==> flow/config.mk <==
export PLATFORM = sky130hd
export DESIGN_NAME = PIPELINE
export DESIGN_NICKNAME = PIPELINE
export VERILOG_FILES = /design/flow/design.v
export SDC_FILE = /design/flow/constraint.sdc
export NUM_CORES = 4
export LEC_CHECK = 0
export ABC_AREA = 0
export CAP_MARGIN = 20
export CELL_PAD_IN_SITES_DETAIL_PLACEMENT = 1
export CORE_MARGIN = 2
export CORE_UTILIZATION = 25
export MAX_ROUTING_LAYER = met4
export PLACE_DENSITY_LB_ADDON = 0.01
export SLEW_MARGIN = 25
export TNS_END_PERCENT = 25
==> flow/constraint.sdc <==
create_clock -name core_clock -period 4.6 [get_ports {clk}]
set_input_delay 0.9200 -clock core_clock [delete_from_list [all_inputs] [get_ports {clk}]]
set_output_delay 0.9200 -clock core_clock [all_outputs]
set_load 0.01 [all_outputs]
==> flow/design.v <==
`timescale 1ns / 1ps
module MUX(input [31:0] a,
           input [31:0] b, 
           input sel, 
           output [31:0] y);
	assign y = sel ? a : b;
endmodule
`timescale 1ns / 1ps
module INCR(input [31:0] pcin, 
            output [31:0] pcout);
	assign pcout = pcin + 1;
endmodule
`timescale 1ns / 1ps
module PC(input clk,
          input rst, 
          input enable,
          input halt,
          input stall,
          input PCSrc,
          input [31:0] target,
          input [31:0] npc, 
          output reg [31:0] PC);
	reg        br_pend;
	reg [31:0] br_tgt;
	wire       take  = PCSrc | br_pend;
	wire [31:0] dest = PCSrc ? target : br_tgt;
	always @ (posedge clk)
	if(rst)
	begin
	   PC <= {32{1'b0}};
	   br_pend <= 1'b0;
	   br_tgt <= {32{1'b0}};
    end
    else
	begin
	if (enable)
	   begin
	       if (stall)
	       begin
	           if (PCSrc)
	           begin
	               br_pend <= 1'b1;
	               br_tgt <= target;
	           end
	       end
	       else
	       begin
	           br_pend <= 1'b0;
	           if (take)
	               PC <= dest;
	           else if (!halt)
	               PC <= npc;
	       end
	   end
	end
endmodule
`timescale 1ns / 1ps
module IF_ID(input clk,
             input rst,
             input enable,
             input stall,
             input [31:0] npc,
             input [31:0] instr,
             output reg [31:0] rs,
             output reg [31:0] rt,
             output reg [31:0] instrout,
             output reg [31:0] npcout);
	always @ (posedge clk)
        if(rst)
            begin
                npcout <= 0;
                instrout <= 0;
                rs <= 0;
                rt <= 0;
			end
        else if (enable && !stall)
        begin
            npcout <= npc;
			instrout <= instr;
			rs <= instr[25:21];
			rt <= instr[20:16];
		end
endmodule
`timescale 1ns / 1ps
module I_FETCH(
    input clk,
    input enable,
    input PCSrc,
    input rst,
    input stall,
    input wire [31:0] EX_MEM_NPC, 
    input wire [31:0] imem_data,
    output wire [31:0] imem_addr,
    output wire [31:0] IF_ID_IR, 
    output wire [31:0] IF_ID_NPC,
    output wire [31:0] IF_ID_rs,
    output wire [31:0] IF_ID_rt
    );
	wire [31:0] npc_wire;
    wire [31:0] pc_wire;
	wire halt_wire;
	assign halt_wire = (imem_data[31:26] == 6'b111111);
	PC pc(
	   .clk(clk),
	   .halt(halt_wire),
	   .rst(rst),
	   .enable(enable),
	   .stall(stall),
	   .PCSrc(PCSrc),
	   .target(EX_MEM_NPC),
	   .npc(npc_wire),
	   .PC(pc_wire));
	assign imem_addr = pc_wire;
	INCR incr(
	   .pcin(pc_wire), 
	   .pcout(npc_wire));
	IF_ID if_id(
	   .clk(clk),
	   .rst(rst),
	   .stall(stall),
	   .enable(enable),
	   .npc(npc_wire),
	   .instr(imem_data),
	   .instrout(IF_ID_IR),
	   .npcout(IF_ID_NPC),
	   .rs(IF_ID_rs),
	   .rt(IF_ID_rt));
endmodule
`timescale 1ns / 1ps
    module CONTROL(input [5:0] opcode,
                   output reg [1:0] WB,
                   output reg [2:0] M,
                   output reg [3:0] EX);
	always @ *
	begin
		case (opcode)
			6'b000000:   
				begin
					WB = 2'b10;
					M  = 3'b000;
					EX = 4'b1100;
				end					
			6'b100011:   
				begin
					WB = 2'b11;
					M  = 3'b010;
					EX = 4'b0001;
				end					
			6'b101011:  
				begin
					WB = 2'b00;
					M  = 3'b001;
					EX = 4'b0001;
				end					
			6'b000100:   
				begin
					WB = 2'b00;
					M  = 3'b100;
					EX = 4'b0010;
				end			
            6'b100000:	 
				begin
					WB = 2'b00;
					M  = 3'b000;
					EX = 4'b0000;
				end
            6'b111111:	 
				begin
					WB = 2'b00;
					M  = 3'b000;
					EX = 4'b0000;
				end
			default:
			 begin
			    WB = 2'b00;
				M  = 3'b000;
				EX = 4'b0000;
			 end
		endcase
	end
endmodule
`timescale 1ns / 1ps
module REG(input clk,
           input regwrite,
           input enable,
           input [4:0] rs,
           input [4:0] rt,
           input [4:0] rd,
           input [31:0] writedata,
	       output reg [31:0] A, B);
	reg [31:0] GP_REG [31:1];
	always @ *
	begin
		if (rs == 5'd0)
			A = 32'h00000000;
		else if (regwrite && (rd == rs))
			A = writedata;
		else
			A = GP_REG[rs];
		if (rt == 5'd0)
			B = 32'h00000000;
		else if (regwrite && (rd == rt))
			B = writedata;
		else
			B = GP_REG[rt];
	end
	always @ (posedge clk)
	begin
	   if (enable && regwrite && (rd != 5'd0))
	   begin
		  GP_REG[rd] <= writedata;
       end
	end
endmodule
`timescale 1ns / 1ps
module S_EXTEND
#(
    parameter   IN_SIZE = 16,
    parameter   OUT_SIZE = 32
)
(   input   [(IN_SIZE - 1):0]   din,
    output  [(OUT_SIZE - 1):0]  dout);
	assign dout[(OUT_SIZE - 1):0] = { { IN_SIZE{din[(IN_SIZE - 1)]} }, din[(IN_SIZE - 1):0] };
endmodule
`timescale 1ns / 1ps
module ID_EX(input clk,
        	 input rst,
	         input enable,
	         input stall,
	         input [1:0]  ctlwb_out, 
	         input [2:0]  ctlm_out, 
	         input [3:0]  ctlex_out,
	         input [31:0] npc, 
	         input [31:0] readdat1, 
	         input [31:0] readdat2, 
	         input [31:0] signext_out, 
	         input [4:0]  instr_2016, 
	         input [4:0]  instr_1511, 
	         output reg [1:0]  wb_ctlout,
	         output reg [2:0]  m_ctlout,
	         output reg [3:0]  ex_ctlout,
	         output reg [31:0] npcout,
	         output reg [31:0] rdata1out, 
	         output reg [31:0] rdata2out,
	         output reg [31:0] s_extendout,
	         output reg [4:0]  instrout_2016, 
	         output reg [4:0]  instrout_1511,
             input      [4:0]  instr_2521,
             output reg [4:0]  instrout_2521
            );
	always @ (posedge clk)
        if(rst)
            begin
            wb_ctlout     <= 2'b00;
			m_ctlout      <= 3'b000;
			ex_ctlout     <= 4'b0000;
			npcout        <= {32{1'b0}};
			rdata1out     <= {32{1'b0}};
			rdata2out     <= {32{1'b0}};
			s_extendout   <= {32{1'b0}};
			instrout_2016 <= 5'b00000;
			instrout_1511 <= 5'b00000;
			instrout_2521 <= 5'b00000;
			end
        else if (enable)
            begin
            wb_ctlout     <= stall ? 2'b00 : ctlwb_out;
			m_ctlout      <= stall ? 3'b000 : ctlm_out;
			ex_ctlout     <= ctlex_out;
			npcout        <= npc;
			rdata1out     <= readdat1;
			rdata2out     <= readdat2;
			s_extendout   <= signext_out;
			instrout_2016 <= instr_2016;
			instrout_1511 <= instr_1511;
			instrout_2521 <= instr_2521;
			end
endmodule
`timescale 1ns / 1ps
module I_DECODE(
	input  clk, 
	input  rst, 
	input  enable, 
	input  stall,
	input  RegWrite,
	input  [31:0] IF_ID_Instr, 
	input  [31:0] IF_ID_NPC, 
	input  [4:0]  MEM_WB_Writereg,
    input  [31:0] MEM_WB_Writedata,
	output [1:0]  WB,
	output [2:0]  M,
	output [3:0]  EX,
	output [31:0] NPC,
	output [31:0] rdata1out,
	output [31:0] rdata2out,
	output [31:0] IR,
	output [4:0]  instrout_2016,
	output [4:0]  instrout_1511,
	output [4:0]  instrout_2521
	);
	wire [1:0]  CTL_WB_wire;
	wire [2:0]  CTL_M_wire;
	wire [3:0]  CTL_EX_wire;
	wire [31:0] REG_A_wire;
	wire [31:0] REG_B_wire; 
	wire [31:0] EXT_OUT_wire;
	CONTROL ctl(.opcode(IF_ID_Instr[31:26]),
	            .WB(CTL_WB_wire), 
	            .M(CTL_M_wire),
	            .EX(CTL_EX_wire));
	REG gp_reg(.clk(clk), 
	           .enable(enable),
	           .regwrite(RegWrite), 
	           .rs(IF_ID_Instr[25:21]), 
		       .rt(IF_ID_Instr[20:16]), 
		       .rd(MEM_WB_Writereg),
		       .writedata(MEM_WB_Writedata), 
		       .A(REG_A_wire),
		       .B(REG_B_wire));
	S_EXTEND #(.OUT_SIZE(32), 
	           .IN_SIZE(16)) s_ex(.din(IF_ID_Instr[15:0]), 
		       .dout(EXT_OUT_wire));
	ID_EX id_ex(.clk(clk), 
	            .rst(rst), 
	            .enable(enable),
	            .stall(stall),
	            .ctlwb_out(CTL_WB_wire), 
	            .ctlm_out(CTL_M_wire), 
		        .ctlex_out(CTL_EX_wire), 
		        .npc(IF_ID_NPC), 
		        .readdat1(REG_A_wire), 
		        .readdat2(REG_B_wire), 
		        .signext_out(EXT_OUT_wire), 
		        .instr_2016(IF_ID_Instr[20:16]), 
		        .instr_1511(IF_ID_Instr[15:11]), 
		        .instr_2521(IF_ID_Instr[25:21]),
		        .wb_ctlout(WB), 
		        .m_ctlout(M),
		        .ex_ctlout(EX), 
		        .npcout(NPC), 
		        .rdata1out(rdata1out), 
		        .rdata2out(rdata2out), 
		        .s_extendout(IR), 
		        .instrout_2016(instrout_2016),
		        .instrout_1511(instrout_1511), 
		        .instrout_2521(instrout_2521));
endmodule
`timescale 1ns / 1ps
module ADDER(
    input [31:0] add_in1, 
    input [31:0] add_in2, 
    output [31:0] add_out);
	assign add_out = add_in1 + add_in2;
endmodule
`timescale 1ns / 1ps
module ALU_MUX(
    input [31:0] a,
    input [31:0] b,
    input sel,
    output [31:0] y);
	assign y = sel ? a : b;
endmodule
`timescale 1ns / 1ps
module ALU(
    input [31:0] A, 
    input [31:0] B, 
    input [2:0] control, 
    output reg zero, 
	output reg [31:0] result);
	always @ *
	begin
		case (control)
			3'b000:
				result = A & B;
			3'b001:
				result = A | B;
			3'b010:
				result = A + B;
			3'b110:
				result = A - B;
			3'b111:
				result = (A < B) ? 1 : 0;
			default:
				result = 32'h00000000;
		endcase
		zero = (result == 32'h00000000);
	end
endmodule
`timescale 1ns / 1ps
module ALU_CONTROL(
    input [5:0] funct, 
    input [1:0] alu_op, 
    output reg [2:0] select);
    always @ * 
    begin
        case (alu_op) 
			2'b00: 
				begin
					select = 3'b010;             
				end
			2'b01: 
				begin
					select = 3'b110;             
				end
			2'b10: 
				begin
					case (funct) 
						6'b100000: 
							begin
								select = 3'b010;    
							end
                        6'b100001:
							begin
								select = 3'b010;    
							end
						6'b100010: 
							begin
								select = 3'b110;    
							end
                        6'b100011: 
							begin
								select = 3'b110;    
							end
						6'b100100: 
							begin
								select = 3'b000;    
							end
						6'b100101: 
							begin
								select = 3'b001;    
							end
						6'b101010: 
							begin
								select = 3'b111;    
							end
						default:
						    begin
                                select = 3'b011;    
						    end
					endcase
				end
			2'b11:
				begin
					select = 3'b011;             
				end
		endcase
	end
endmodule
`timescale 1ns / 1ps
module BOTTOM_MUX(
    input [4:0] a,
    input [4:0] b,
    input sel,
    output [4:0] y);
	assign y = sel ? a : b;
endmodule
`timescale 1ns / 1ps
module THREE_ONE_MUX(
    input [31:0] a,
    input [31:0] b,
    input [31:0] c,
    input [1:0] sel,
    output reg [31:0] y);
	always @ *
		case (sel)
			2'b00: y = c;
			2'b01: y = b;
			2'b10: y = a;
			default: y = 0;
		endcase
endmodule
`timescale 1ns / 1ps
module EX_MEM(
    input clk, 
    input rst, 
    input enable,
    input [1:0]  ctlwb_out,
    input [2:0]  ctlm_out,
    input [31:0] adder_out,
    input        aluzero,
    input [31:0] aluout,
    input [31:0] readdat2,
    input [4:0]  muxout,
    output reg [1:0]  wb_ctlout,
    output reg [2:0]  m_ctlout,
    output reg [31:0] add_result,
    output reg        zero,
    output reg [31:0] alu_result,
    output reg [31:0] rdata2out,
    output reg [4:0]  five_bit_muxout);
	always @ (posedge clk)
        if(rst)
        begin
            wb_ctlout <= 0;
            m_ctlout <= 0;
            add_result <= 0;
            zero <= 0;
            alu_result <= 0;
            rdata2out <= 0;
            five_bit_muxout  <= 0;	
        end
        else if (enable)
		begin
			wb_ctlout <= ctlwb_out;
			m_ctlout <= ctlm_out;
			add_result <= adder_out;
			zero <= aluzero;
			alu_result <= aluout;
			rdata2out <= readdat2;
			five_bit_muxout  <= muxout;
		end
endmodule
`timescale 1ns / 1ps
module I_EXECUTE(
	input  clk, 
	input  rst, 
	input  enable,
    input  [1:0]  WB,
	input  [2:0]  M,
	input  [3:0]  EX,
	input  [31:0] NPC,
	input  [31:0] rdata1in,
	input  [31:0] rdata2in,
	input  [31:0] IR,
	input  [4:0]  instrout_2016,
	input  [4:0]  instrout_1511,	
	input  [1:0]  forward_a_sel,
	input  [1:0]  forward_b_sel,
	input  [31:0] wb_data,
	input  [31:0] mem_alu_result,
	output [1:0]  wb_ctlout,
	output [2:0]  m_ctlout,
	output [31:0] add_result,
	output        zero,
	output [31:0] alu_result,
	output [31:0] rdata2out,
	output [4:0]  five_bit_muxout
	);
	wire [31:0] add_out_wire;
	wire [31:0] alu_mux_out_wire;
	wire [2:0]  alu_control_out_wire;
	wire        alu_zero_wire;
	wire [31:0] alu_result_wire;
	wire [4:0]  bottom_mux_out_wire;
	wire [31:0] forward_mux_b_out_wire;
	wire [31:0] forward_mux_a_out_wire;
	ADDER adder(
		.add_in1(NPC), 
		.add_in2(IR), 
		.add_out(add_out_wire));	
	ALU_MUX alu_mux(
		.a(IR), 
		.b(forward_mux_b_out_wire), 
		.sel(EX[0]), 
		.y(alu_mux_out_wire));
	ALU alu(
		.A(forward_mux_a_out_wire), 
		.B(alu_mux_out_wire), 
		.control(alu_control_out_wire), 
		.zero(alu_zero_wire), 
		.result(alu_result_wire));	
	ALU_CONTROL alu_control(
		.funct(IR[5:0]), 
		.alu_op(EX[2:1]), 
		.select(alu_control_out_wire));	
	BOTTOM_MUX bottom_mux(
		.a(instrout_1511), 
		.b(instrout_2016), 
		.sel(EX[3]), 
		.y(bottom_mux_out_wire));			
	EX_MEM ex_mem(
		.clk(clk), 
		.rst(rst),
		.enable(enable),
		.ctlwb_out(WB), 
		.ctlm_out(M), 
		.adder_out(add_out_wire), 
		.aluzero(alu_zero_wire), 
		.aluout(alu_result_wire), 
		.readdat2(forward_mux_b_out_wire), 
		.muxout(bottom_mux_out_wire), 
		.wb_ctlout(wb_ctlout), 
		.m_ctlout(m_ctlout), 
		.add_result(add_result), 
		.zero(zero), 
		.alu_result(alu_result), 
		.rdata2out(rdata2out), 
		.five_bit_muxout(five_bit_muxout));
	THREE_ONE_MUX FORWARD_MUX_A(
		.a(mem_alu_result), 
		.b(wb_data), 
		.c(rdata1in), 
		.sel(forward_a_sel), 
		.y(forward_mux_a_out_wire));
	THREE_ONE_MUX FORWARD_MUX_B(
		.a(mem_alu_result), 
		.b(wb_data), 
		.c(rdata2in), 
		.sel(forward_b_sel), 
		.y(forward_mux_b_out_wire));
endmodule
`timescale 1ns / 1ps
module MEM_WB(
	input  clk, 
	input  rst,
	input  enable,
	input  [1:0]  control_wb_in,
	input  [31:0] Read_data_in,
	input  [31:0] ALU_result_in,
	input  [4:0]  Write_reg_in,
	output reg [1:0]  mem_control_wb,
	output reg [31:0] Read_data,
	output reg [31:0] mem_ALU_result,
	output reg [4:0]  mem_Write_reg);
	always @ (posedge clk)
        if(rst)
        begin
            mem_control_wb <= 0;
            Read_data      <= 0;
            mem_ALU_result <= 0;
            mem_Write_reg  <= 0;
        end
        else if (enable)
		begin
			mem_control_wb <= control_wb_in;
			Read_data      <= Read_data_in;
			mem_ALU_result <= ALU_result_in;
			mem_Write_reg  <= Write_reg_in;
		end
endmodule
`timescale 1ns / 1ps
module AND_Gate(
    input m_ctlout,
    input zero,
    output PCSrc);
	assign PCSrc = zero && m_ctlout;
endmodule
`timescale 1ns / 1ps
module MEM(
	input         clk, 
	input         rst, 
	input         enable,
	input         m_ctlout,
	input         zero,
	input  [31:0] dmem_rdata,
	input  [1:0]  control_wb_in,
	input  [31:0] ALU_result_in,
	input  [4:0]  Write_reg_in,
	output        PCSrc,
	output [1:0]  mem_control_wb,
	output [31:0] Read_data,
	output [31:0] mem_ALU_result,
	output [4:0]  mem_Write_reg);
	MEM_WB mem_wb(.clk(clk),
	              .rst(rst),
	              .enable(enable),
	              .control_wb_in(control_wb_in), 
	              .Read_data_in(dmem_rdata), 
		          .ALU_result_in(ALU_result_in), 
		          .Write_reg_in(Write_reg_in),
		          .mem_control_wb(mem_control_wb), 
		          .Read_data(Read_data),
		          .mem_ALU_result(mem_ALU_result), 
		          .mem_Write_reg(mem_Write_reg));
	AND_Gate and_gate(.m_ctlout(m_ctlout), 
	                  .zero(zero), 
	                  .PCSrc(PCSrc));
endmodule
`timescale 1ns / 1ps
module WB(
    input  MemtoReg, 
    input  [31:0] ReadData, 
    input  [31:0] ALUResult, 
	output [31:0] WriteData);
	MUX mux(.a(ReadData),
	        .b(ALUResult),
	        .sel(MemtoReg),
	        .y(WriteData));
endmodule
`timescale 1ns / 1ps
module FORWARDING_UNIT(
	input  [4:0] IdExRegisterRs,
	input  [4:0] IdExRegisterRt, 
	input  [4:0] ExMemRegisterRd, 
	input  [1:0] ExMemRegWrite, 
	input  [4:0] MemWbRegRd,
	input  [1:0] MemWbRegWrite, 
	output reg [1:0] forward_a_sel,
	output reg [1:0] forward_b_sel);
	always @ *
	begin
		forward_a_sel = 2'b00;
		forward_b_sel = 2'b00;
		if (ExMemRegWrite[1] && 
		    (ExMemRegisterRd != 0) && (ExMemRegisterRd == IdExRegisterRs)) 
			begin
				forward_a_sel = 2'b10;
			end
		if (ExMemRegWrite[1] && 
		    (ExMemRegisterRd != 0) && (ExMemRegisterRd == IdExRegisterRt)) 
			begin
				forward_b_sel = 2'b10;
			end
		if (MemWbRegWrite[1] && (MemWbRegRd != 0) && 
		    !(ExMemRegWrite[1] && (ExMemRegisterRd != 0) && (ExMemRegisterRd == IdExRegisterRs)) && 
			 (MemWbRegRd == IdExRegisterRs)) 
			begin
				forward_a_sel = 2'b01;
			end
		if (MemWbRegWrite[1] && (MemWbRegRd != 0) && 
		    !(ExMemRegWrite[1] && (ExMemRegisterRd != 0) && 
		    (ExMemRegisterRd == IdExRegisterRt)) && 
			 (MemWbRegRd == IdExRegisterRt)) 
			begin
				forward_b_sel = 2'b01;
			end
	end						  
endmodule
`timescale 1ns / 1ps
module HAZARD_DETECTION_UNIT(
    input IdExMemRead,
    input [4:0] IdExRegisterRt,
    input [4:0] IfIdRegisterRs,
    input [4:0] IfIdRegisterRt,
    output reg stall);
    always @ *
	begin
        if(IdExMemRead &&
        ((IdExRegisterRt == IfIdRegisterRs) ||
        (IdExRegisterRt == IfIdRegisterRt)))
        begin
            stall = 1'b1;
        end
        else
        begin
            stall = 1'b0;
        end
	end					
endmodule
`timescale 1ns / 1ps
module DEBUG_UNIT(
    input clk,
    input rst,
    input on,
    input btn,
    output enable);
assign enable = !rst && (!on || btn);
endmodule
`timescale 1ns / 1ps
module PIPELINE(input clk,
                input rst,
                input btn,
                input on,
                output [31:0] imem_addr,
                input  [31:0] imem_data,
                output [31:0] dmem_addr,
                output [31:0] dmem_wdata,
                output        dmem_we,
                output        dmem_re,
                input  [31:0] dmem_rdata,
                output        wb_we,
                output [4:0]  wb_reg,
                output [31:0] wb_data);
	wire [31:0] IF_ID_IR_wire;
	wire [31:0] IF_ID_NPC_wire;
	wire [31:0] IF_ID_rs_wire;
	wire [31:0] IF_ID_rt_wire;
	wire [1:0]  ID_EX_WB_wire;
	wire [2:0]  ID_EX_M_wire;
	wire [3:0]  ID_EX_EX_wire;
	wire [31:0] ID_EX_NPC_wire;
	wire [31:0] ID_EX_rdata1out_wire;
	wire [31:0] ID_EX_rdata2out_wire;
	wire [31:0] ID_EX_IR_wire;
	wire [4:0]  ID_EX_instrout_2016_wire;
	wire [4:0]  ID_EX_instrout_1511_wire;
	wire [4:0]  ID_EX_instrout_2521_wire;
	wire [1:0]  EX_MEM_wb_ctlout_wire;
	wire [2:0]  EX_MEM_m_ctlout_wire;
	wire [31:0] EX_MEM_add_result_wire;
	wire        EX_MEM_zero_wire;
	wire [31:0] EX_MEM_alu_result_wire;
	wire [31:0] EX_MEM_rdata2out_wire;
	wire [4:0]  EX_MEM_five_bit_muxout_wire;
	wire        PCSrc_wire;
	wire [4:0]  mem_Write_reg_wire;
	wire [1:0]  mem_control_wb_wire;
	wire [31:0] Read_data_wire;
	wire [31:0] mem_ALU_result_wire;
	wire [31:0] wb_data_wire;
	wire [1:0]  forward_a_sel_wire;
	wire [1:0]  forward_b_sel_wire;
	wire enable_wire;
	wire stall_wire;
	I_FETCH FETCH(
	   .clk(clk),
	   .rst(rst),
	   .stall(stall_wire),
	   .enable(enable_wire),
	   .PCSrc(PCSrc_wire), 
	   .EX_MEM_NPC(EX_MEM_add_result_wire),
	   .imem_data(imem_data),
	   .imem_addr(imem_addr),
	   .IF_ID_IR(IF_ID_IR_wire),
	   .IF_ID_NPC(IF_ID_NPC_wire),
	   .IF_ID_rs(IF_ID_rs_wire),
	   .IF_ID_rt(IF_ID_rt_wire));
	I_DECODE DECODE(
		.clk(clk),
        .rst(rst), 
        .enable(enable_wire),
        .stall(stall_wire),
		.RegWrite(mem_control_wb_wire[1]), 
		.IF_ID_Instr(IF_ID_IR_wire), 
		.IF_ID_NPC(IF_ID_NPC_wire), 
		.MEM_WB_Writereg(mem_Write_reg_wire), 
		.MEM_WB_Writedata(wb_data_wire), 
		.WB(ID_EX_WB_wire), 
		.M(ID_EX_M_wire), 
		.EX(ID_EX_EX_wire), 
		.NPC(ID_EX_NPC_wire), 
		.rdata1out(ID_EX_rdata1out_wire), 
		.rdata2out(ID_EX_rdata2out_wire), 
		.IR(ID_EX_IR_wire), 
		.instrout_2016(ID_EX_instrout_2016_wire), 
		.instrout_1511(ID_EX_instrout_1511_wire),
		.instrout_2521(ID_EX_instrout_2521_wire));
	I_EXECUTE EXECUTE(
		.clk(clk), 
		.rst(rst),
		.enable(enable_wire),
		.WB(ID_EX_WB_wire), 
		.M(ID_EX_M_wire), 
		.EX(ID_EX_EX_wire), 
		.NPC(ID_EX_NPC_wire), 
		.rdata1in(ID_EX_rdata1out_wire), 
		.rdata2in(ID_EX_rdata2out_wire), 
		.IR(ID_EX_IR_wire), 
		.instrout_2016(ID_EX_instrout_2016_wire), 
		.instrout_1511(ID_EX_instrout_1511_wire), 
		.wb_ctlout(EX_MEM_wb_ctlout_wire), 
		.m_ctlout(EX_MEM_m_ctlout_wire), 
		.add_result(EX_MEM_add_result_wire), 
		.zero(EX_MEM_zero_wire), 
		.alu_result(EX_MEM_alu_result_wire), 
		.rdata2out(EX_MEM_rdata2out_wire),
		.five_bit_muxout(EX_MEM_five_bit_muxout_wire),
		.forward_a_sel(forward_a_sel_wire), 
		.forward_b_sel(forward_b_sel_wire), 
		.wb_data(wb_data_wire), 
		.mem_alu_result(EX_MEM_alu_result_wire)
		);
	MEM MEMORY(
		.clk(clk),
		.rst(rst),
		.enable(enable_wire),
		.m_ctlout(EX_MEM_m_ctlout_wire[2]), 
		.zero(EX_MEM_zero_wire), 
		.dmem_rdata(dmem_rdata),
		.control_wb_in(EX_MEM_wb_ctlout_wire), 
		.ALU_result_in(EX_MEM_alu_result_wire), 
		.Write_reg_in(EX_MEM_five_bit_muxout_wire),
		.PCSrc(PCSrc_wire),
		.mem_control_wb(mem_control_wb_wire), 
		.Read_data(Read_data_wire),
		.mem_ALU_result(mem_ALU_result_wire), 
		.mem_Write_reg(mem_Write_reg_wire));
	assign dmem_addr  = EX_MEM_alu_result_wire;
	assign dmem_wdata = EX_MEM_rdata2out_wire;
	assign dmem_we    = EX_MEM_m_ctlout_wire[0] & enable_wire;
	assign dmem_re    = EX_MEM_m_ctlout_wire[1] & enable_wire;
	WB WRITEBACK(
		.MemtoReg(mem_control_wb_wire[0]), 
		.ReadData(Read_data_wire), 
		.ALUResult(mem_ALU_result_wire), 
		.WriteData(wb_data_wire));
	FORWARDING_UNIT FU(
		.IdExRegisterRs(ID_EX_instrout_2521_wire), 
		.IdExRegisterRt(ID_EX_instrout_2016_wire), 
		.ExMemRegisterRd(EX_MEM_five_bit_muxout_wire), 
		.ExMemRegWrite(EX_MEM_wb_ctlout_wire), 
		.MemWbRegRd(mem_Write_reg_wire), 
		.MemWbRegWrite(mem_control_wb_wire), 
		.forward_a_sel(forward_a_sel_wire), 
		.forward_b_sel(forward_b_sel_wire));
	HAZARD_DETECTION_UNIT HDU(
        .IdExMemRead(ID_EX_M_wire[1]),
        .IdExRegisterRt(ID_EX_instrout_2016_wire),
        .IfIdRegisterRs(IF_ID_rs_wire[4:0]),
        .IfIdRegisterRt(IF_ID_rt_wire[4:0]),
        .stall(stall_wire));
	DEBUG_UNIT DU(
	   .clk(clk),
	   .rst(rst),
	   .btn(btn),
	   .on(on),
	   .enable(enable_wire));
	assign wb_we   = mem_control_wb_wire[1] & enable_wire;
	assign wb_reg  = mem_Write_reg_wire;
	assign wb_data = wb_data_wire;
endmodule
==> flow/run.sh <==
#!/bin/bash
# the make line also repeats each setting of config.mk as NAME=value (left out here)
make -C /OpenROAD-flow-scripts/flow DESIGN_CONFIG=/design/flow/config.mk WORK_HOME=/design/flow/orfs CLKGATE_MAP_FILE= finish
==> run_results.csv, run 1 <==
group,metric,value,unit
routing,wl,304000,µm
synthesis,area_leaders,"edfxtp_1 42%, mux4_2 16%, dfxtp_1 13%",
global_route,antenna_found_initial,11,
placed_design,dp_hpwl,201000,µm
sta,period_needed,5.44,ns
routing,antenna_left,0,
sta,max_freq,0.184,GHz
floorplan,dieArea,0.289,mm²
synthesis,yosysChipArea,0.0711,mm²
sta,finalCritPeriodShare,118,%
routing,drc,0,
synthesis,syn_avg_cell_area,12.8,µm²
worst_setup_path,start_kind,"register",
global_route,grt_max_degree,136,
synthesis,mux_area_share,19.4,%
synthesis,synthTopLogicFamily,"multiplexers",
worst_setup_path,critPathMaxFanout,11,
routing,viasPerCell,4.99,
floorplan,ios,204,
sta,worst_slack,-0.839,ns
sta,max-slew-margin-rel,33.6,%
global_route,grt_usage,21.5,%
power_and_ir_drop,seqPwrFrac,41.5,%
power_and_ir_drop,power_combinational,0.00644,W
power_and_ir_drop,pg_seq,0.0146,W
synthesis,xor_share,1.33,%
sta,maxSlewViolCount,0,
power_and_ir_drop,power.group.top,"sequential cells",
run,maxCapViolations,0,
placed_design,place_ws,-1.16,ns
cts,path_clk_slew,0.06,ns
power_and_ir_drop,power.leakage,30.4,nW
run,tool_warnings,103,
worst_setup_path,startpoint,"EXECUTE.ex_mem.five_bit_muxout[4]",
floorplan,die_w,537,µm
cts,clockBufferDepth,4,
routing,dr.pass1.iters,5,
worst_setup_path,cpMostUsedCell,"buf_4",
cts,ctsHtreeMaxLevel,4,
worst_setup_path,crit_cells,25,
synthesis,ys_sh_adder,2.34,%
cells_and_area,final_area,0.0891,mm²
power_and_ir_drop,ir_drop,314,µV
status,outcome,"failed layout checks",
synthesis,yosysWarnings,12,
placed_design,dpl_cell_area,0.0829,mm²
synthesis,yosysTopAreaCell,"edfxtp_1",
synthesis,ys_sh_aoi,11.1,%
placed_design,io_buffers,203,
worst_setup_path,r2r_end,"EXECUTE.ex_mem.zero",
synthesis,simple_gate_area_share,8.32,%
worst_setup_path,cp_slowest_cell,"or4_4",
synthesis,synth_flops,1439,
sta,hold_violations,0,
cells_and_area,final_nets,6459,
routing,drt_iter0_drc,3329,
cts,insertion_delay,0.85,ns
synthesis,yosys.area.top_type_share,41.9,%
routing,vias,50700,
routing,wl_per_cell,30.0,µm
sta,setup-violations-final,14,
worst_setup_path,slowest_delay,0.55,ns
power_and_ir_drop,switching_share,28.2,%
sta,fin_skew,0.0357,ns
synthesis,seq_area_frac_synth,54.5,%
worst_setup_path,cpLargestDelayFamily,"AND-OR/OR-AND gates",
cells_and_area,area_delta_synth_final,25.4,%
worst_setup_path,worst_ep_required_time,5.35,ns
synthesis,most_common_cell,"edfxtp_1",
cts,clock-sinks,1439,
cts,cts-buffers-inserted,187,
floorplan,fp-utilization,25.2,%
sta,tightest_slew,0.996,ns
hold_path,holdPathStages,2,
worst_setup_path,rr_worst_depth,25,
cells_and_area,nFillCells,30100,
worst_setup_path,r2r_start,"EXECUTE.ex_mem.five_bit_muxout[4]",
sta,grt_setup_unrepaired,"true",
floorplan,core_region_area,0.283,mm²
global_route,grt_pass1_wl,431000,µm
power_and_ir_drop,combPwrFrac,18.3,%
worst_setup_path,worstPathBufferInverterCount,8,
worst_setup_path,critPathKind,"reg2reg",
sta,finalSetupTns,-4.94,ns
worst_setup_path,critPathArrivalTime,6.19,ns
synthesis,yosys_cells,5567,
hold_path,min-delay-path-class,"in2reg",
synthesis,synth_cell_types,85,
power_and_ir_drop,power.density,394,mW/mm²
global_route,globalRoute.totalOverflow,0,
synthesis,synth_async_sr_flop_share,0,%
worst_setup_path,end_kind,"register",
power_and_ir_drop,p_clk,0.0141,W
synthesis,synthTopCellsByCount,"992 x edfxtp_1, 747 x nand2_1, 512 x mux4_2",
status,so_faults,"setup timing",
placed_design,place.gp.congestion,0.822,
worst_setup_path,crit_end,"EXECUTE.ex_mem.zero",
power_and_ir_drop,p_int,0.0252,W
worst_setup_path,reg2reg_slack,-0.84,ns
synthesis,synth-edff-count,992,
synthesis,synth_area,0.0711,mm²
cts,cts_root_buf,"clkbuf_16",
synthesis,ys.flop_type,"edfxtp_1",
hold_path,min_to,"DECODE.id_ex.ex_ctlout[2]",
floorplan,fp-row-count,195,
power_and_ir_drop,clockPowerShare,40.1,%
floorplan,fp.dieH,537,µm
synthesis,synth_nets,5766,
global_route,grt_pass1_vias,53900,
cts,cts_tree,"built",
hold_path,min_from,"rst",
synthesis,synth_cells,5567,
power_and_ir_drop,switchingPower,0.00993,W
## per-layer routing
metal | share of wire, % | GRT usage, %
met2 | 46 | 33.3
met5 | 0 | -
met1 | 50 | 30.7
met3 | 2.9 | 2.09
met4 | 2.0 | 4.17
## stage by stage
step / power (W) / utilization, % / instances / hold slack, ns
finish: 0.0352 / 31.5 / 10100 / 0.414
global route: 0.0367 / 31.5 / 10100 / 0.372
global placement: 0.0213 / 29.3 / 9797 / 0.437
detailed placement: 0.0212 / 29.4 / 9798 / 0.444
floorplan: 0.0179 / - / 5567 / 0.426
CTS: 0.0357 / 31.5 / 10100 / 0.328
## what timing repair did
| action | 4_1_cts | 5_1_grt |
|---|---|---|
| gates resized | 65 | 32 |
| buffers inserted | 17 | 3 |
| pin swaps | 21 | 9 |
| hold buffers | 0 | 0 |
| endpoints found under the setup margin | 19 | 24 |
## cell type report
cell class | count | area [µm²] | share of cell area, %
diodes | 4 | 10.0 | 0.0112
clock buffers | 249 | 5160 | 5.79
clock inverters | 78 | 566 | 0.635
inverters | 157 | 591 | 0.663
multi-input cells | 3542 | 31000 | 34.8
flip-flops and latches | 1439 | 38800 | 43.5
well taps | 3743 | 4680 | 5.25
repair buffers | 933 | 8320 | 9.34
==> run 2: changes to the inputs <==
Settings changed: ABC_AREA 0 to 1, HOLD_SLACK_MARGIN from default to -0.1, MAX_ROUTING_LAYER met4 to met5.
==> run 2 against run 1 <==
The run now finishes clean. Flip-flop count stayed put. Core utilization is 0.20 points lower. Synthesized cell count is 53% higher. Clock skew is 0.0090 ns higher. Global-route usage is 4.1 points higher. First-iteration DRC count is 65% higher. Wire length is 31% higher. Critical endpoint is now wb_data[13].
==> run_results.csv, run 2 <==
group,metric,value,unit
status,outcome,"complete, no violations",
synthesis,ys.flop_type,"edfxtp_1",
synthesis,yosysChipArea,0.0738,mm²
worst_setup_path,reg2reg_slack,0.17,ns
synthesis,synthTopCellsByCount,"1,607 x o21ai_0, 1,129 x nand2_1, 992 x edfxtp_1",
power_and_ir_drop,total_power,0.0375,W
sta,max_freq,0.222,GHz
synthesis,most_common_cell,"o21ai_0",
synthesis,synth_nets,8734,
worst_setup_path,cpLargestDelayFamily,"buffers and inverters",
routing,drt_iter0_drc,5493,
cts,clock-sinks,1439,
synthesis,ys_sh_aoi,22.4,%
placed_design,io_buffers,203,
worst_setup_path,end_kind,"output pin",
power_and_ir_drop,ir_drop,276,µV
synthesis,yosysWarnings,12,
hold_path,holdPathStages,2,
cells_and_area,final_nets,9192,
hold_path,min_to,"MEMORY.mem_wb.mem_ALU_result[21]",
worst_setup_path,worst_ep_required_time,3.68,ns
power_and_ir_drop,combPwrFrac,21.7,%
global_route,grt_pass1_wl,554000,µm
synthesis,synth_cell_types,56,
routing,viasPerCell,5.24,
cts,cts-buffers-inserted,190,
power_and_ir_drop,clockPowerShare,39.7,%
worst_setup_path,worstPathBufferInverterCount,5,
synthesis,area_leaders,"edfxtp_1 40%, dfxtp_1 12%, o21ai_0 11%",
synthesis,yosysTopAreaCell,"edfxtp_1",
power_and_ir_drop,switching_share,32.2,%
cts,insertion_delay,0.90,ns
synthesis,synth-edff-count,992,
power_and_ir_drop,p_int,0.0254,W
power_and_ir_drop,power.leakage,34.3,nW
global_route,grt_usage,25.7,%
worst_setup_path,critPathArrivalTime,3.58,ns
sta,finalSetupTns,0,ns
power_and_ir_drop,seqPwrFrac,38.7,%
routing,dr.pass1.iters,24,
cts,path_clk_slew,0.06,ns
run,tool_warnings,124,
power_and_ir_drop,power_combinational,0.00813,W
sta,max-slew-margin-rel,24.4,%
synthesis,syn_avg_cell_area,8.64,µm²
sta,maxSlewViolCount,0,
routing,drc,0,
sta,setup-violations-final,0,
worst_setup_path,critPathMaxFanout,32,
synthesis,synth_cells,8535,
sta,period_needed,4.50,ns
sta,holdWs,0.450,ns
routing,wl,397000,µm
floorplan,fp-row-count,199,
cts,cts_tree,"built",
synthesis,ys_sh_adder,2.25,%
worst_setup_path,crit_end,"wb_data[13]",
routing,vias,68500,
synthesis,synth_area,0.0738,mm²
worst_setup_path,cp_slowest_cell,"o21ai_0",
sta,hold_violations,0,
worst_setup_path,cpMostUsedCell,"buf_4",
cts,cts_root_buf,"clkbuf_16",
cts,hold_buffers,0,
sta,tightest_slew,1.13,ns
floorplan,ios,204,
synthesis,yosys.area.top_type_share,40.4,%
cells_and_area,area_delta_synth_final,24.8,%
worst_setup_path,slowest_delay,0.74,ns
worst_setup_path,critPathKind,"reg2out",
power_and_ir_drop,power.density,408,mW/mm²
synthesis,synth_flops,1439,
hold_path,min-delay-path-class,"reg2reg",
floorplan,fp.dieH,547,µm
floorplan,die_w,547,µm
power_and_ir_drop,switchingPower,0.0121,W
power_and_ir_drop,p_clk,0.0149,W
global_route,grt_max_degree,135,
power_and_ir_drop,power.group.top,"the clock network",
synthesis,seq_area_frac_synth,52.5,%
synthesis,xor_share,0.819,%
placed_design,dp_hpwl,259000,µm
run,maxCapViolations,0,
cts,ctsHtreeMaxLevel,4,
global_route,antenna_found_initial,30,
synthesis,yosys_cells,8535,
global_route,globalRoute.totalOverflow,0,
worst_setup_path,crit_chain,"buf_12 -> o21ai_0 -> buf_4 -> inv_1 -> buf_4 -> clkdlybuf4s50_1",
worst_setup_path,r2r_start,"MEMORY.mem_wb.mem_Write_reg[0]",
worst_setup_path,crit_cells,6,
floorplan,dieArea,0.299,mm²
synthesis,mux_area_share,0.231,%
sta,finalCritPeriodShare,97.8,%
hold_path,min_from,"MEMORY.mem_wb.mem_ALU_result[21]",
global_route,grt_pass1_vias,69300,
worst_setup_path,r2r_end,"EXECUTE.ex_mem.zero",
synthesis,simple_gate_area_share,14.3,%
power_and_ir_drop,pg_seq,0.0145,W
floorplan,core_region_area,0.294,mm²
worst_setup_path,rr_worst_depth,29,
routing,antenna_left,0,
routing,wl_per_cell,30.4,µm
worst_setup_path,startpoint,"MEMORY.mem_wb.mem_control_wb[0]",
synthesis,synthTopLogicFamily,"AND-OR/OR-AND gates",
synthesis,synth_async_sr_flop_share,0,%
cells_and_area,nFillCells,33800,
cts,clockBufferDepth,4,
floorplan,fp-utilization,25.1,%
placed_design,place.gp.congestion,0.887,
worst_setup_path,start_kind,"register",
sta,fin_skew,0.0447,ns
## run 2: what timing repair did
item | CTS | global route
cloned | 0 | 3
setup endpoints to repair | 24 | 22
resized | 32 | 291
buffers inserted | 2 | 25
pin swaps | 4 | 53
## run 2: cell type report
| type | instances | area, µm² | share of cell area [%] |
|---|---|---|---|
| repair buffers | 883 | 8220 | 8.92 |
| clock buffers | 272 | 5300 | 5.75 |
| repair inverters | 1 | 5.00 | 0.00543 |
| flip-flops and latches | 1439 | 38800 | 42.1 |
| inverters | 812 | 3110 | 3.38 |
| multi-input cells | 5666 | 31000 | 33.7 |
| clock inverters | 71 | 728 | 0.791 |
| well taps | 3919 | 4900 | 5.32 |
| diodes | 12 | 30.0 | 0.0326 |
## run 2: per-layer routing
layer,part of all wire [%],global-route usage (%)
met5,0,0
met4,2.5,6.24
met3,4.4,2.98
met2,45,41.2
met1,48,36.7
## run 2: stage by stage
step                instance area (µm²)  setup slack [ns]  util, %  instances
global route                      92100           -0.0373     31.3      13100
detailed placement                84500            -0.399     28.8      12700
CTS                               90700           0.00645     30.9      13000
floorplan                         73800             -1.09        -       8535
finish                            92100             0.102     31.3      13100
global placement                  84400            -0.410     28.7      12700
==> run 3: changes to the inputs <==
Settings changed: CAP_MARGIN 20 to 30, CELL_PAD_IN_SITES_DETAIL_PLACEMENT 1 to default, CORE_ASPECT_RATIO from default to 0.57, CORE_MARGIN 2 to 6, CORE_UTILIZATION 25 to 40, GPL_ROUTABILITY_DRIVEN from default to 0, GPL_TIMING_DRIVEN from default to 0, HOLD_SLACK_MARGIN -0.1 to 0.08, MAX_ROUTING_LAYER met5 to default, MIN_ROUTING_LAYER from default to met2, PLACE_DENSITY_LB_ADDON 0.01 to default, SLEW_MARGIN 25 to 35, TNS_END_PERCENT 25 to 30.
Clock period 4.6 ns to 6.5 ns, I/O delays scaled along.
==> run 3 against run 2 <==
The flow now stops in global routing. Die size shrank 35%. Synthesized cell count is the same. Area after synthesis is the same.
==> run_results.csv, run 3 <==
group,metric,value,unit
synthesis,area_leaders,"edfxtp_1 40%, dfxtp_1 12%, o21ai_0 11%",
global_route,grt_usage,86.8,%
cts,ctsHtreeMaxLevel,4,
synthesis,ys.flop_type,"edfxtp_1",
floorplan,dieArea,0.195,mm²
cts,clockBufferDepth,4,
synthesis,synth_cells,8535,
floorplan,fp-row-count,118,
floorplan,core_region_area,0.182,mm²
placed_design,io_buffers,202,
synthesis,simple_gate_area_share,14.3,%
cts,clock-sinks,1439,
synthesis,yosys.area.top_type_share,40.4,%
synthesis,syn_avg_cell_area,8.64,µm²
synthesis,yosysWarnings,12,
floorplan,fp.dieH,336,µm
synthesis,synthTopCellsByCount,"1,607 x o21ai_0, 1,129 x nand2_1, 992 x edfxtp_1",
cts,cts-buffers-inserted,146,
synthesis,synth_cell_types,56,
synthesis,xor_share,0.819,%
synthesis,yosysTopAreaCell,"edfxtp_1",
synthesis,seq_area_frac_synth,52.5,%
synthesis,synth_area,0.0738,mm²
synthesis,synth-edff-count,992,
floorplan,fp-utilization,40.5,%
synthesis,synthTopLogicFamily,"AND-OR/OR-AND gates",
synthesis,mux_area_share,0.231,%
status,first-error,"[ERROR GRT-0116] Global routing finished with congestion. Check the congestion regions in the DRC Viewer.",
synthesis,ys_sh_aoi,22.4,%
synthesis,synth_flops,1439,
global_route,globalRoute.totalOverflow,9030,
status,outcome,"did not finish",
placed_design,dpl_cell_area,0.0819,mm²
floorplan,die_w,581,µm
cts,cts_root_buf,"clkbuf_16",
status,lastStage,"global routing",
synthesis,synth_nets,8734,
placed_design,placed_cells,11400,
placed_design,dp_hpwl,341000,µm
synthesis,ys_sh_adder,2.25,%
synthesis,yosysChipArea,0.0738,mm²
floorplan,ios,204,
synthesis,synth_async_sr_flop_share,0,%
synthesis,yosys_cells,8535,
synthesis,most_common_cell,"o21ai_0",
cts,hold_buffers,0,
run 3: stage by stage:
stage / setup WS (ns) / total power (W)
4_1_cts: 0.0523 / 0.0241
3_5_place_dp: -0.476 / 0.0157
3_3_place_gp: -7.79 / 0.0155
2_1_floorplan: 0.430 / 0.0129
run 3: repair_timing:
item,CTS
buffers inserted,1
gates resized,2
cloned,0
endpoints found under the setup margin,1
pin swaps,1
run 3: routing by layer:
metal	track usage (%)	GRT overflow
met5	87.1	532
met1	-	-
met2	80.6	902
met3	109	7095
met4	64.1	501
==> run 4: changes to the inputs <==
Settings changed: ABC_AREA 1 to 0, CAP_MARGIN 30 to 20, CELL_PAD_IN_SITES_DETAIL_PLACEMENT from default to 0, CORE_ASPECT_RATIO 0.57 to default, CORE_MARGIN 6 to 2, CORE_UTILIZATION 40 to 70, GPL_ROUTABILITY_DRIVEN 0 to default, GPL_TIMING_DRIVEN 0 to default, HOLD_SLACK_MARGIN 0.08 to default, MAX_ROUTING_LAYER from default to met4, MIN_ROUTING_LAYER met2 to default, PLACE_DENSITY from default to 0.65, SLEW_MARGIN 35 to 25, TNS_END_PERCENT 30 to 25.
Clock period 6.5 ns to 3.07 ns, I/O delays scaled along.
==> run 4 against run 3 <==
The flow again stops in global routing. Die size decreased by 47%. Area after synthesis decreased by 3.7%. Synthesized cell count decreased by 35%.
==> run_results.csv, run 4 <==
group,metric,value,unit
synthesis,ys_sh_aoi,11.1,%
synthesis,ys.flop_type,"edfxtp_1",
synthesis,synth_async_sr_flop_share,0,%
floorplan,fp-row-count,116,
status,lastStage,"global routing",
synthesis,synth_nets,5766,
cts,clockBufferDepth,3,
synthesis,synth-edff-count,992,
synthesis,synth_cells,5567,
synthesis,yosys_cells,5567,
cts,cts_root_buf,"clkbuf_16",
synthesis,most_common_cell,"edfxtp_1",
synthesis,synth_area,0.0711,mm²
floorplan,fp-utilization,70.8,%
synthesis,xor_share,1.33,%
synthesis,syn_avg_cell_area,12.8,µm²
synthesis,simple_gate_area_share,8.32,%
floorplan,fp.dieH,323,µm
cts,hold_buffers,0,
synthesis,area_leaders,"edfxtp_1 42%, mux4_2 16%, dfxtp_1 13%",
cts,ctsHtreeMaxLevel,4,
synthesis,yosysChipArea,0.0711,mm²
synthesis,synthTopLogicFamily,"multiplexers",
synthesis,seq_area_frac_synth,54.5,%
synthesis,synth_flops,1439,
synthesis,yosysWarnings,12,
placed_design,placed_cells,7558,
synthesis,ys_sh_adder,2.34,%
cts,cts-buffers-inserted,142,
global_route,globalRoute.totalOverflow,84,
synthesis,yosysTopAreaCell,"edfxtp_1",
placed_design,place.gp.congestion,1.04,
placed_design,dp_hpwl,176000,µm
floorplan,die_w,323,µm
synthesis,mux_area_share,19.4,%
global_route,grt_usage,81.8,%
status,outcome,"did not finish",
floorplan,ios,204,
placed_design,io_buffers,203,
status,first-error,"[ERROR GRT-0232] Routing congestion too high. Check the congestion heatmap in the GUI.",
synthesis,synthTopCellsByCount,"992 x edfxtp_1, 747 x nand2_1, 512 x mux4_2",
floorplan,dieArea,0.104,mm²
cts,clock-sinks,1439,
synthesis,yosys.area.top_type_share,41.9,%
floorplan,core_region_area,0.100,mm²
synthesis,synth_cell_types,85,
==> run 4: timing repair <==
action,4_1_cts
buffers inserted,16
setup endpoints to repair,84
pin swaps,38
resized,178
==> run 4: metrics by stage <==
step	cell area, µm²	worst slack, ns
2_1_floorplan	71500	-2.04
3_3_place_gp	81800	-2.40
3_5_place_dp	81800	-2.43
4_1_cts	87100	-2.40
==> run 4: routing by layer <==
layer  GRT overflow  track usage, %
met2             40            91.8
met4             30            76.0
met3              5            71.3
met1              9            82.4
met5              -               -
==> run 5: changes to the inputs <==
Settings changed: ABC_AREA 0 to default, CELL_PAD_IN_SITES_DETAIL_PLACEMENT 0 to default, CORE_UTILIZATION 70 to 72, CTS_CLUSTER_DIAMETER from default to 95, MAX_ROUTING_LAYER met4 to default, PLACE_DENSITY 0.65 to default, SETUP_SLACK_MARGIN from default to 0.48, SLEW_MARGIN 25 to 20, TNS_END_PERCENT 25 to default.
Clock period 3.07 ns to 2.07 ns, I/O delays scaled along.
==> run 5 against run 4 <==
The run again fails in global routing. Area after synthesis is the same. Synthesized cell count is the same. Die size down 2.7%.
==> run_results.csv, run 5 <==
group,metric,value,unit
floorplan,fp-utilization,72.4,%
cts,clock-sinks,1439,
synthesis,synth_flops,1439,
floorplan,fp-row-count,115,
synthesis,synth_cell_types,85,
synthesis,ys_sh_adder,2.34,%
floorplan,core_region_area,0.0981,mm²
synthesis,seq_area_frac_synth,54.5,%
floorplan,dieArea,0.101,mm²
synthesis,syn_avg_cell_area,12.8,µm²
synthesis,synthTopCellsByCount,"992 x edfxtp_1, 747 x nand2_1, 512 x mux4_2",
synthesis,most_common_cell,"edfxtp_1",
global_route,globalRoute.totalOverflow,1523,
synthesis,yosys_cells,5567,
synthesis,area_leaders,"edfxtp_1 42%, mux4_2 16%, dfxtp_1 13%",
floorplan,ios,204,
synthesis,xor_share,1.33,%
synthesis,yosysTopAreaCell,"edfxtp_1",
placed_design,dp_hpwl,196000,µm
cts,clockBufferDepth,3,
synthesis,yosys.area.top_type_share,41.9,%
placed_design,dpl_cell_area,0.0840,mm²
placed_design,io_buffers,203,
synthesis,mux_area_share,19.4,%
floorplan,die_w,318,µm
synthesis,synth_nets,5766,
synthesis,synth_async_sr_flop_share,0,%
global_route,grt_usage,95.4,%
synthesis,synth-edff-count,992,
synthesis,synth_cells,5567,
placed_design,place.gp.congestion,0.982,
cts,cts_root_buf,"clkbuf_16",
floorplan,fp.dieH,318,µm
synthesis,yosysChipArea,0.0711,mm²
status,lastStage,"global routing",
synthesis,yosysWarnings,12,
cts,cts-buffers-inserted,146,
synthesis,simple_gate_area_share,8.32,%
synthesis,ys.flop_type,"edfxtp_1",
status,outcome,"did not finish",
synthesis,ys_sh_aoi,11.1,%
status,first-error,"[ERROR GRT-0116] Global routing finished with congestion. Check the congestion regions in the DRC Viewer.",
cts,ctsHtreeMaxLevel,4,
synthesis,synth_area,0.0711,mm²
synthesis,synthTopLogicFamily,"multiplexers",
[run 5: through the flow]
step                setup slack [ns]  std cells
floorplan                      -3.04       5567
global placement               -3.47       7712
detailed placement             -3.53       7712
CTS                            -3.53       8131
[run 5: per-layer routing]
metal / track usage [%] / GRT overflow
met3: 91.0 / 187
met2: 101 / 594
met4: 97.4 / 546
met5: 80.4 / 39
met1: 94.2 / 157
[run 5: repair_timing]
item / in CTS
gates resized: 655
setup buffers: 152
hold buffers: 0
cloned: 2
pin swaps: 133
endpoints found under the setup margin: 2550
hold endpoints to repair: 0
==> run 6: changes to the inputs <==
Settings changed: ABC_AREA from default to 1, CAP_MARGIN 20 to 40, CELL_PAD_IN_SITES_DETAIL_PLACEMENT from default to 1, CORE_ASPECT_RATIO from default to 0.57, CORE_MARGIN 2 to 6, CORE_UTILIZATION 72 to 40, CTS_CLUSTER_DIAMETER 95 to 314, GPL_ROUTABILITY_DRIVEN from default to 1, GPL_TIMING_DRIVEN from default to 0, HOLD_SLACK_MARGIN from default to 0.08, MIN_ROUTING_LAYER from default to met2, PLACE_DENSITY_LB_ADDON from default to 0.05, SETUP_SLACK_MARGIN 0.48 to 1.02, SLEW_MARGIN 20 to 35, TNS_END_PERCENT from default to 30.
Clock period 2.07 ns to 5.23 ns, I/O delays scaled along.
==> run 6 against run 5 <==
Die size up 93%. Synthesized cell count up 53%. The flow again stops in global routing. Area after synthesis up 3.8%.
==> run_results.csv, run 6 <==
group,metric,value,unit
synthesis,synthTopCellsByCount,"1,607 x o21ai_0, 1,129 x nand2_1, 992 x edfxtp_1",
floorplan,core_region_area,0.182,mm²
synthesis,synth_async_sr_flop_share,0,%
floorplan,die_w,581,µm
placed_design,dp_hpwl,443000,µm
synthesis,ys.flop_type,"edfxtp_1",
synthesis,mux_area_share,0.231,%
synthesis,yosys_cells,8535,
synthesis,synthTopLogicFamily,"AND-OR/OR-AND gates",
floorplan,fp-utilization,40.5,%
synthesis,syn_avg_cell_area,8.64,µm²
floorplan,dieArea,0.195,mm²
synthesis,synth_flops,1439,
synthesis,yosysWarnings,12,
synthesis,area_leaders,"edfxtp_1 40%, dfxtp_1 12%, o21ai_0 11%",
synthesis,seq_area_frac_synth,52.5,%
status,lastStage,"global routing",
synthesis,synth_cell_types,56,
synthesis,synth_cells,8535,
synthesis,most_common_cell,"o21ai_0",
synthesis,ys_sh_aoi,22.4,%
placed_design,dpl_cell_area,0.0852,mm²
synthesis,yosys.area.top_type_share,40.4,%
synthesis,xor_share,0.819,%
placed_design,placed_cells,11500,
synthesis,synth_nets,8734,
floorplan,fp-row-count,118,
cts,clock-sinks,1439,
cts,hold_buffers,0,
cts,clockBufferDepth,4,
status,first-error,"[ERROR GRT-0116] Global routing finished with congestion. Check the congestion regions in the DRC Viewer.",
synthesis,simple_gate_area_share,14.3,%
cts,cts-buffers-inserted,156,
floorplan,ios,204,
synthesis,ys_sh_adder,2.25,%
synthesis,synth_area,0.0738,mm²
global_route,globalRoute.totalOverflow,14000,
cts,ctsHtreeMaxLevel,4,
synthesis,yosysTopAreaCell,"edfxtp_1",
placed_design,place.gp.congestion,1.51,
floorplan,fp.dieH,336,µm
cts,cts_root_buf,"clkbuf_16",
synthesis,yosysChipArea,0.0738,mm²
global_route,grt_usage,101,%
synthesis,synth-edff-count,992,
placed_design,io_buffers,202,
status,outcome,"did not finish",
run 6: metrics by stage:
| stage | worst slack (ns) | total power [W] | setup TNS (ns) |
|---|---|---|---|
| 2_1_floorplan | 0.633 | 0.0161 | 0 |
| 3_3_place_gp | -5.61 | 0.0202 | -3471.92 |
| 3_5_place_dp | -1.79 | 0.0208 | -15.44 |
| 4_1_cts | 0.684 | 0.0330 | 0 |
run 6: layer usage:
layer,overflow,GRT usage [%]
met3,11700,131
met5,754,104
met2,908,91.0
met4,558,74.6
met1,-,-
run 6: repair_timing:
action / CTS
resized: 781
setup buffers: 133
gates cloned: 3
pin swaps: 161
endpoints found under the setup margin: 147
==> run 7: changes to the inputs <==
Settings changed: ABC_AREA 1 to default, CAP_MARGIN 40 to 20, CELL_PAD_IN_SITES_DETAIL_PLACEMENT 1 to default, CORE_ASPECT_RATIO 0.57 to default, CORE_MARGIN 6 to 2, CORE_UTILIZATION 40 to 72, CTS_CLUSTER_DIAMETER 314 to 90, GPL_ROUTABILITY_DRIVEN 1 to default, GPL_TIMING_DRIVEN 0 to default, HOLD_SLACK_MARGIN 0.08 to default, MIN_ROUTING_LAYER met2 to default, PLACE_DENSITY_LB_ADDON 0.05 to default, SETUP_SLACK_MARGIN 1.02 to -0.18, SLEW_MARGIN 35 to 20, TNS_END_PERCENT 30 to default.
Clock period 5.23 ns to 1.94 ns, I/O delays scaled along.
==> run 7 against run 6 <==
The flow again stops in global routing. Area after synthesis shrank 3.7%. Synthesized cell count shrank 35%. Die size shrank 48%.
==> run_results.csv, run 7 <==
group,metric,value,unit
synthesis,yosys.area.top_type_share,41.9,%
synthesis,ys_sh_adder,2.34,%
global_route,grt_usage,93.7,%
synthesis,mux_area_share,19.4,%
cts,cts-buffers-inserted,147,
placed_design,place.gp.congestion,0.999,
synthesis,synth-edff-count,992,
synthesis,ys.flop_type,"edfxtp_1",
status,outcome,"did not finish",
cts,clockBufferDepth,3,
floorplan,ios,204,
status,lastStage,"global routing",
synthesis,area_leaders,"edfxtp_1 42%, mux4_2 16%, dfxtp_1 13%",
placed_design,dp_hpwl,198000,µm
synthesis,yosysTopAreaCell,"edfxtp_1",
cts,cts_root_buf,"clkbuf_16",
cts,clock-sinks,1439,
synthesis,seq_area_frac_synth,54.5,%
synthesis,xor_share,1.33,%
floorplan,fp-row-count,115,
synthesis,synthTopLogicFamily,"multiplexers",
global_route,globalRoute.totalOverflow,931,
synthesis,synth_cell_types,85,
status,first-error,"[ERROR GRT-0116] Global routing finished with congestion. Check the congestion regions in the DRC Viewer.",
synthesis,simple_gate_area_share,8.32,%
synthesis,most_common_cell,"edfxtp_1",
synthesis,yosysChipArea,0.0711,mm²
floorplan,dieArea,0.101,mm²
synthesis,synth_cells,5567,
placed_design,io_buffers,203,
synthesis,synthTopCellsByCount,"992 x edfxtp_1, 747 x nand2_1, 512 x mux4_2",
cts,hold_buffers,0,
synthesis,synth_flops,1439,
synthesis,syn_avg_cell_area,12.8,µm²
synthesis,ys_sh_aoi,11.1,%
cts,ctsHtreeMaxLevel,4,
placed_design,placed_cells,7731,
synthesis,synth_area,0.0711,mm²
floorplan,core_region_area,0.0981,mm²
synthesis,yosysWarnings,12,
floorplan,fp-utilization,72.4,%
synthesis,synth_nets,5766,
synthesis,synth_async_sr_flop_share,0,%
floorplan,fp.dieH,318,µm
floorplan,die_w,318,µm
synthesis,yosys_cells,5567,
-- run 7: metrics by stage --
step                hold slack, ns  setup slack (ns)  cell area (µm²)
CTS                          0.112             -3.64            90400
detailed placement           0.442             -3.79            84200
global placement             0.437             -3.60            84200
floorplan                    0.426             -3.17            72600
-- run 7: timing repair --
action / CTS
pin swaps: 72
setup buffers: 33
gates resized: 262
setup endpoints to repair: 1223
-- run 7: metal layers --
metal,overflow,global-route usage (%)
met1,125,92.8
met2,338,99.3
met3,136,89.9
met4,319,94.0
met5,13,75.2
==> run 8: changes to the inputs <==
Settings changed: CORE_UTILIZATION 72 to 71, CTS_CLUSTER_DIAMETER 90 to default, CTS_CLUSTER_SIZE from default to 23, HOLD_SLACK_MARGIN from default to 0.27, PLACE_DENSITY_LB_ADDON from default to 0.0, SETUP_SLACK_MARGIN -0.18 to default.
Clock period 1.94 ns to 4.74 ns, I/O delays scaled along.
==> run 8 against run 7 <==
The layout now fails its checks (setup timing). Synthesized cell count is the same. Die size grew 1.4%. Area after synthesis is the same.
==> run_results.csv, run 8 <==
group,metric,value,unit
cts,cts_tree,"built",
synthesis,yosysChipArea,0.0711,mm²
synthesis,yosysWarnings,12,
sta,finalCritPeriodShare,115,%
synthesis,synth_area,0.0711,mm²
cts,path_clk_slew,0.06,ns
synthesis,synthTopCellsByCount,"992 x edfxtp_1, 747 x nand2_1, 512 x mux4_2",
cells_and_area,final_nets,6254,
worst_setup_path,cpMostUsedCell,"buf_4",
routing,drt_iter0_drc,12100,
global_route,use_met3,24.2,%
hold_path,min_from,"MEMORY.mem_wb.mem_ALU_result[3]",
synthesis,area_leaders,"edfxtp_1 42%, mux4_2 16%, dfxtp_1 13%",
synthesis,mux_area_share,19.4,%
sta,setup-violations-final,11,
cts,cts_root_buf,"clkbuf_16",
synthesis,synth_flops,1439,
power_and_ir_drop,ir_drop,458,µV
synthesis,synthTopLogicFamily,"multiplexers",
sta,fin_skew,0.0866,ns
worst_setup_path,r2r_start,"MEMORY.mem_wb.mem_Write_reg[4]",
worst_setup_path,reg2reg_slack,-0.72,ns
cts,clockBufferDepth,3,
status,so_faults,"setup timing",
hold_path,holdPathStages,2,
worst_setup_path,critPathKind,"reg2reg",
worst_setup_path,cpLargestDelayFamily,"AND-OR/OR-AND gates",
placed_design,io_buffers,203,
worst_setup_path,startpoint,"MEMORY.mem_wb.mem_Write_reg[4]",
synthesis,synth_nets,5766,
sta,grt_setup_unrepaired,"true",
sta,max_freq,0.183,GHz
power_and_ir_drop,p_int,0.0230,W
floorplan,dieArea,0.103,mm²
sta,period_needed,5.46,ns
worst_setup_path,worst_ep_required_time,5.43,ns
sta,holdWs,0.451,ns
synthesis,yosys_cells,5567,
global_route,grt_max_degree,184,
global_route,use_met2,75.8,%
worst_setup_path,crit_chain,"buf_4 -> xnor2_2 -> nand3_2 -> nor4_4 -> buf_4 -> buf_12 -> nand2_1 -> o21ai_0 -> o21ai_1 -> mux2_4 -> ha_4 -> nand2_1 -> a311o_1 -> a31o_2 -> a2111o_1 -> buf_4 -> a41o_4 -> a21oi_2 -> o21a_1 -> o22ai_2 -> a2111o_1 -> or4_4 -> o31ai_4",
floorplan,fp-row-count,116,
sta,max-slew-margin-rel,20.7,%
power_and_ir_drop,seqPwrFrac,43.6,%
global_route,antenna_found_initial,23,
global_route,gr-max-usage-layer,"met2",
sta,worst_slack,-0.718,ns
synthesis,simple_gate_area_share,8.32,%
synthesis,synth_async_sr_flop_share,0,%
synthesis,ys_sh_adder,2.34,%
power_and_ir_drop,clockPowerShare,37.6,%
routing,wl_per_cell,37.0,µm
cts,insertion_delay,0.86,ns
power_and_ir_drop,total_power,0.0326,W
synthesis,most_common_cell,"edfxtp_1",
hold_path,min_to,"MEMORY.mem_wb.mem_ALU_result[3]",
floorplan,core_region_area,0.0997,mm²
power_and_ir_drop,power.density,387,mW/mm²
synthesis,seq_area_frac_synth,54.5,%
floorplan,die_w,320,µm
global_route,globalRoute.totalOverflow,0,
global_route,met1_usage,66.1,%
power_and_ir_drop,pg_seq,0.0142,W
routing,viasPerCell,7.90,
routing,wl,276000,µm
routing,dr.pass1.iters,12,
worst_setup_path,crit_end,"EXECUTE.ex_mem.zero",
synthesis,synth-edff-count,992,
sta,maxSlewViolCount,0,
worst_setup_path,crit_cells,23,
placed_design,place_ws,-0.709,ns
worst_setup_path,start_kind,"register",
power_and_ir_drop,switching_share,29.4,%
worst_setup_path,slowest_delay,0.53,ns
global_route,grt_pass1_vias,57400,
power_and_ir_drop,p_clk,0.0122,W
run,maxCapViolations,0,
global_route,grt_pass1_wl,398000,µm
power_and_ir_drop,power.group.top,"sequential cells",
cts,clock-sinks,1439,
synthesis,yosys.area.top_type_share,41.9,%
floorplan,fp-utilization,71.3,%
synthesis,xor_share,1.33,%
hold_path,min-delay-path-class,"reg2reg",
worst_setup_path,end_kind,"register",
status,outcome,"failed layout checks",
worst_setup_path,critPathArrivalTime,6.15,ns
synthesis,ys.flop_type,"edfxtp_1",
synthesis,synth_cell_types,85,
synthesis,ys_sh_aoi,11.1,%
power_and_ir_drop,power_combinational,0.00614,W
worst_setup_path,cp_slowest_cell,"or4_4",
cts,cts-buffers-inserted,147,
routing,drc,0,
sta,hold_violations,0,
routing,antenna_left,0,
worst_setup_path,worstPathBufferInverterCount,4,
power_and_ir_drop,combPwrFrac,18.9,%
run,tool_warnings,105,
worst_setup_path,r2r_end,"EXECUTE.ex_mem.zero",
cells_and_area,fin_util,84.3,%
cells_and_area,area_delta_synth_final,18.2,%
synthesis,syn_avg_cell_area,12.8,µm²
power_and_ir_drop,power.leakage,29.2,nW
global_route,grt_usage,53.8,%
synthesis,synth_cells,5567,
routing,vias,59100,
placed_design,place.gp.congestion,0.961,
synthesis,yosysTopAreaCell,"edfxtp_1",
cts,hold_buffers,0,
worst_setup_path,critPathMaxFanout,23,
power_and_ir_drop,switchingPower,0.00956,W
sta,finalSetupTns,-2.81,ns
floorplan,fp.dieH,320,µm
cts,ctsHtreeMaxLevel,4,
sta,tightest_slew,1.19,ns
floorplan,ios,204,
worst_setup_path,rr_worst_depth,23,
placed_design,dp_hpwl,152000,µm
-- run 8: layout make-up --
cell class,count,area (µm²)
Clock buffer,188,4020
Fill cell,4524,15700
Tap cell,1298,1620
Timing Repair Buffer,768,7020
Inverter,157,593
Multi-Input combinational cell,3542,31200
Sequential cell,1439,38800
Antenna cell,11,27.5
Clock inverter,70,752
-- run 8: what timing repair did --
item,CTS,global route
buffers inserted,15,17
gates resized,62,100
gates cloned,1,0
pin swaps,30,47
setup endpoints to repair,16,19
-- run 8: metal layers --
metal | share of wire (%) | wire length (µm)
met2 | 42 | 115000
met4 | 9.7 | 26900
met3 | 18 | 49300
met5 | 0.19 | 536
met1 | 31 | 84500
-- run 8: metrics by stage --
step           area (µm²)  cells
2_1_floorplan       71300   5567
3_3_place_gp        78400   7176
3_5_place_dp        78400   7176
4_1_cts             83500   7450
5_1_grt             84000   7463
6_report            84000   7473
Power and IR drop assume default switching activity.
